==> flow/design.v (excerpt) <==
module cpu_top_pipeline (
    input wire clk,
    input wire rst,
    output wire [7:0]  imem_addr,
    input  wire [15:0] imem_data,
    output wire [7:0]  dmem_addr,
    output wire [15:0] dmem_wdata,
    output wire        dmem_we,
    input  wire [15:0] dmem_rdata,
    output wire        halted
);
For scale: ~470 flip-flops, about 68 I/O pins, roughly 0.025 mm^2 of cells after synthesis.
Settings: LEC_CHECK=0, ABC_AREA=1, CAP_MARGIN=30, CORE_ASPECT_RATIO=1.65, CORE_MARGIN=8, CORE_UTILIZATION=27, CTS_CLUSTER_SIZE=59, GPL_ROUTABILITY_DRIVEN=1, GPL_TIMING_DRIVEN=0, HOLD_SLACK_MARGIN=0.25, MAX_ROUTING_LAYER=met5, PLACE_DENSITY_LB_ADDON=0.21, SLEW_MARGIN=30, TNS_END_PERCENT=90; clock period 5.2 ns.
run.sh (not shown) runs the stock make flow with config.mk's settings and CLKGATE_MAP_FILE=.
The starting point went through all stages and came out clean.
Next try:
==> flow/config.mk (replaced) <==
export PLATFORM = sky130hd
export DESIGN_NAME = cpu_top_pipeline
export DESIGN_NICKNAME = cpu_top_pipeline
export VERILOG_FILES = /design/flow/design.v
export SDC_FILE = /design/flow/constraint.sdc
export NUM_CORES = 4
export LEC_CHECK = 0
export ABC_AREA = 1
export CAP_MARGIN = 0
export CORE_ASPECT_RATIO = 1.05
export CORE_MARGIN = 2
export CORE_UTILIZATION = 71
export CTS_CLUSTER_DIAMETER = 228
export GPL_ROUTABILITY_DRIVEN = 1
export MAX_ROUTING_LAYER = met5
export PLACE_DENSITY_LB_ADDON = 0.27
export SLEW_MARGIN = 40
==> flow/constraint.sdc (replaced) <==
create_clock -name core_clock -period 3.42 [get_ports {clk}]
set_input_delay 0.6840 -clock core_clock [delete_from_list [all_inputs] [get_ports {clk}]]
set_output_delay 0.6840 -clock core_clock [all_outputs]
set_load 0.01 [all_outputs]
The changed run aborted during global routing (5_1_grt), error GRT-0232.
Synthesized cell count does not change.
Die size came out lower by well over a third.
Area after synthesis stays the same.

* * *

== alpha ==
Starting RTL as in the previous note.
export LEC_CHECK = 0
export ABC_AREA = 1
export CAP_MARGIN = 20
export CORE_MARGIN = 2
export CORE_UTILIZATION = 71
export PLACE_DENSITY = 0.8
export SETUP_SLACK_MARGIN = -0.19
export SLEW_MARGIN = 20
create_clock -name core_clock -period 3.77 [get_ports {clk}]
Complete run, failing final checks: alpha, reason setup timing.
Input changes introduced in beta (baseline for comparison: alpha):
- PLACE_DENSITY no longer set, was 0.8
- SETUP_SLACK_MARGIN no longer set, was -0.19
- CORE_UTILIZATION now 58, was 71
- ABC_AREA no longer set, was 1
- the clock period (ns, I/O delays scaled along) now 3.01, was 3.77
Notes after the runs:
Ran to the end and failed final checks on setup timing: beta. Of the two values seen for slowest cell on the critical path, sky130_fd_sc_hd__dfrtp_1 was produced by alpha and sky130_fd_sc_hd__or4_4 by beta. For beta, the kind of path behind the tightest hold check was in2async, unlike alpha, where it was reg2reg. Diff alpha -> beta: maximum clock frequency -about 18%; clock-pin slew of the registers on the worst-case setup and hold paths ~0 delta; final area +4.3%; detailed-routing wirelength on met1 +about 2.4%; wire length -about 14%.
The inputs of gamma differ from those of beta as listed below.
- CORE_UTILIZATION changed from 58 to 65
- ABC_AREA newly set to 1
- the clock period (ns, I/O delays scaled along) changed from 3.01 to 2.95
==> results <==
STATUS run=gamma STAGES=ALL_DONE FINAL_CHECKS=FAILED CAUSE=setup timing. What the final checks of beta revealed, after a flow that finished every stage, was a layout that fails on setup timing. gamma vs beta, master of the slowest instance on the critical path: sky130_fd_sc_hd__dfrtp_2 vs sky130_fd_sc_hd__or4_4. gamma reports its largest combinational cell category by area as simple AND/OR/NAND/NOR gates while beta reports AND-OR/OR-AND gates. gamma leaves more setup margin than beta. What gamma reported for design area has to be multiplied by 0.943 to get the figure for beta. Die size, beta and gamma, lower one = gamma. Summary of the comparison: area share of and/or/nand/nor cells after synthesis is higher in gamma, relative to beta.
Here is what was changed in the inputs of delta compared with gamma.
- removing ABC_AREA (formerly 1)
- changing CORE_UTILIZATION from 65 to 40
- setting PLACE_DENSITY to 0.6 for the first time
- changing the clock period (ns, I/O delays scaled along) from 2.95 to 5.5
Findings:
delta reached the end of the flow, and the finished layout is clean on the timing, DRC and antenna checks. Shortest clock period the worst path allows after layout for delta: 1.26 ns up relative to gamma. Higher ratio of final minimum period to clock period was reported by gamma, not delta. delta vs gamma, slowest cell on the critical path: sky130_fd_sc_hd__or4_1 vs sky130_fd_sc_hd__dfrtp_2. The smallest hold slack on delta is in line with that on gamma. Higher area reported by Yosys stat goes to gamma over delta. Comparing gamma and delta, the higher register fraction of the total cell area is on delta.

* * *

Setup of job 4223:
cpu_top_pipeline again, from the RTL that the note above started with.
Settings: LEC_CHECK=0, ABC_AREA=1, CAP_MARGIN=30, CELL_PAD_IN_SITES_DETAIL_PLACEMENT=2, CORE_MARGIN=2, CORE_UTILIZATION=40, CTS_CLUSTER_SIZE=96, GPL_TIMING_DRIVEN=0, SETUP_SLACK_MARGIN=0.43, SLEW_MARGIN=20; clock period 5.5 ns.
In job 4223 the implementation ran to completion but is not tape-out ready, as the final checks report negative setup slack.
### job 4223 -> job 8775
- GPL_TIMING_DRIVEN no longer set, was 0
- CTS_CLUSTER_SIZE no longer set, was 96
- SETUP_SLACK_MARGIN no longer set, was 0.43
- CELL_PAD_IN_SITES_DETAIL_PLACEMENT no longer set, was 2
- CTS_CLUSTER_DIAMETER now 373, previously not set
- CORE_UTILIZATION now 67, was 40
- CAP_MARGIN now 0, was 30
- the clock period (ns, I/O delays scaled along) now 2.95, was 5.5
### Flow results
[flow] job 8775 | stages: complete | final checks: fail | reason: negative setup slack
Job 4223 ran in full, but the layout does not pass; the checks complain about negative setup slack.
Looking at maximum fanout along the worst path, job 8775 sits 5 below job 4223.
On worst setup margin: job 8775 sits below job 4223.
Diff job 4223 -> job 8775 | utilization | increase of 38 points
Sort job 4223 and job 8775 by number of vias after detailed routing desc -> top: job 4223
[inputs] job 2807 vs job 8775
- a deleted CTS_CLUSTER_DIAMETER that had been 373
- an added PLACE_DENSITY of 0.75
- an added CTS_CLUSTER_SIZE of 36
- an added SETUP_SLACK_MARGIN of 0.8
- a change of CORE_UTILIZATION from 67 to 72
- a change of the clock period (ns, I/O delays scaled along) from 2.95 to 3.04
==> comparison <==
Looking at job 8775 and job 2807, the post-synthesis simple-gate area fraction is a wash.
Against job 8775, job 2807 comes in 66 lower on post-placement cell count.
Area fraction in compound gates: job 8775 vs job 2807 identical
Core utilization at floorplan: job 2807 vs job 8775 up 4.6 points
Detailed-placement wirelength estimate down about 2.4% in job 2807 wrt job 8775
Total core area ends up lower on job 2807.
Job 2807 did not run to completion, as it errored out during global routing.
Total cells reported by yosys after synthesis came out exactly the same in job 8775 and job 2807.

* * *

== lane 1 ==
Starting RTL as in the previous note.
==> flow/design.v (excerpt) <==
module cpu_top_pipeline (
    input wire clk,
    input wire rst,
    output wire [7:0]  imem_addr,
    input  wire [15:0] imem_data,
    output wire [7:0]  dmem_addr,
    output wire [15:0] dmem_wdata,
    output wire        dmem_we,
    input  wire [15:0] dmem_rdata,
    output wire        halted
);
Settings: LEC_CHECK=0, ABC_AREA=1, CAP_MARGIN=0, CORE_MARGIN=2, CORE_UTILIZATION=71, CTS_CLUSTER_SIZE=50, PLACE_DENSITY=0.8, SETUP_SLACK_MARGIN=1.01, SLEW_MARGIN=20; clock period 3.77 ns.
STATUS run=lane 1 STAGES=ALL_DONE FINAL_CHECKS=FAILED CAUSE=setup timing
## Diff of input files: lane 2 against lane 1
# lane 1
export LEC_CHECK = 0
export ABC_AREA = 1
export CAP_MARGIN = 0
export CORE_MARGIN = 2
export CORE_UTILIZATION = 71
export CTS_CLUSTER_SIZE = 50
export PLACE_DENSITY = 0.8
export SETUP_SLACK_MARGIN = 1.01
export SLEW_MARGIN = 20
create_clock -name core_clock -period 3.77 [get_ports {clk}]
# lane 2
export LEC_CHECK = 0
export ABC_AREA = 1
export CAP_MARGIN = 20
export CORE_MARGIN = 2
export CORE_UTILIZATION = 72
export PLACE_DENSITY = 0.6
export SLEW_MARGIN = 20
create_clock -name core_clock -period 4.61 [get_ports {clk}]
[summary]
Lane 2 reached the end of the flow, and the finished layout is clean on the timing, DRC and antenna checks.
A critical-path cell with the highest stage delay of sky130_fd_sc_hd__fa_1 is what lane 2 shows, while sky130_fd_sc_hd__dfrtp_1 belongs to lane 1.
Against lane 1, lane 2 comes in 11% lower on area of the multi-input gates.
Compared with lane 1, in lane 2 core footprint went down, number of vias in the routed layout -13%.
The higher final total negative setup slack came out of lane 2.
Worst hold slack delta (lane 2 − lane 1): unfavourable
[inputs] lane 3 vs lane 2
# lane 2
export LEC_CHECK = 0
export ABC_AREA = 1
export CAP_MARGIN = 20
export CORE_MARGIN = 2
export CORE_UTILIZATION = 72
export PLACE_DENSITY = 0.6
export SLEW_MARGIN = 20
create_clock -name core_clock -period 4.61 [get_ports {clk}]
# lane 3
export LEC_CHECK = 0
export ABC_AREA = 1
export CAP_MARGIN = 20
export CORE_MARGIN = 2
export CORE_UTILIZATION = 72
export CTS_CLUSTER_SIZE = 36
export PLACE_DENSITY = 0.75
export SETUP_SLACK_MARGIN = -0.14
export SLEW_MARGIN = 20
create_clock -name core_clock -period 3.03 [get_ports {clk}]
## What came out
- Lane 3 never completed, since it errored out during 5_1_grt.
- Lane 3 reports a higher cell count after placement than lane 2 does.
- Sort lane 3 and lane 2 by detailed-placement wirelength estimate asc -> top: lane 2
- From lane 3 to lane 2, post-synthesis net count did not move at all.
- Lane 3: post-cts gate resize count 158 above lane 2
- Hold-fix buffer count after cts came out exactly the same in lane 3 and lane 2.
- Worst-case setup slack after placement (higher): lane 2
- Higher number of buffers created by CTS goes to lane 2 over lane 3.
- The cell area reported after detailed placement number comes out higher for lane 3 vs lane 2.
- Lane 3 -> lane 2: post-synthesis chip area from yosys delta 0, exact match
- In the metrics for lane 3 and lane 2, the one carrying the lower post-CTS setup-driven buffer insertion count is lane 2.
The following lists how lane 4 was set up differently from lane 3:
# lane 3
export LEC_CHECK = 0
export ABC_AREA = 1
export CAP_MARGIN = 20
export CORE_MARGIN = 2
export CORE_UTILIZATION = 72
export CTS_CLUSTER_SIZE = 36
export PLACE_DENSITY = 0.75
export SETUP_SLACK_MARGIN = -0.14
export SLEW_MARGIN = 20
create_clock -name core_clock -period 3.03 [get_ports {clk}]
# lane 4
export LEC_CHECK = 0
export CAP_MARGIN = 20
export CORE_MARGIN = 2
export CORE_UTILIZATION = 64
export SETUP_SLACK_MARGIN = 0.97
export SLEW_MARGIN = 20
create_clock -name core_clock -period 3.7 [get_ports {clk}]
Finished, but not clean: lane 4, with setup timing. Changes observed in lane 4 relative to lane 3: clock tree buffer depth has remained practically unchanged; chip area line of the yosys report dropped 6.6%; fraction of the mapped netlist area in simple logic gates decreased by 8.8 points relative to the old numbers; number of buffers inserted to repair setup after CTS higher. Across both runs, area fraction in xor and xnor cells was higher for lane 4 than for lane 3. Lane 4 against lane 3; last weighted congestion value of the routability-driven placer is down by a little under 10%. Lane 4 ended up with a lower area after detailed placement than lane 3 did. Diff lane 3 -> lane 4 | area of the mapped netlist | decrease of 6.6%.
The inputs of lane 5 differ from those of lane 4 as listed below.
# lane 4
export LEC_CHECK = 0
export CAP_MARGIN = 20
export CORE_MARGIN = 2
export CORE_UTILIZATION = 64
export SETUP_SLACK_MARGIN = 0.97
export SLEW_MARGIN = 20
create_clock -name core_clock -period 3.7 [get_ports {clk}]
# lane 5
export LEC_CHECK = 0
export CAP_MARGIN = 20
export CORE_MARGIN = 2
export CORE_UTILIZATION = 61
export CTS_CLUSTER_SIZE = 41
export SETUP_SLACK_MARGIN = 0.87
export SLEW_MARGIN = 20
create_clock -name core_clock -period 3.01 [get_ports {clk}]
[summary]
The layout from lane 5, despite a flow that completed every stage, fails the layout checks, with the failing checks listed as setup timing. Relative to lane 4, the number of ordinary and repair buffers in the finished layout of lane 5 is higher by 14%. The run showing the greater number of diodes is lane 5. Lane 5 vs. lane 4: clock network latency to the later pin of the worst-skew pair now larger; fmax now smaller. Lane 5 vs lane 4: share of the clock period used by the worst path after layout up in lane 5.
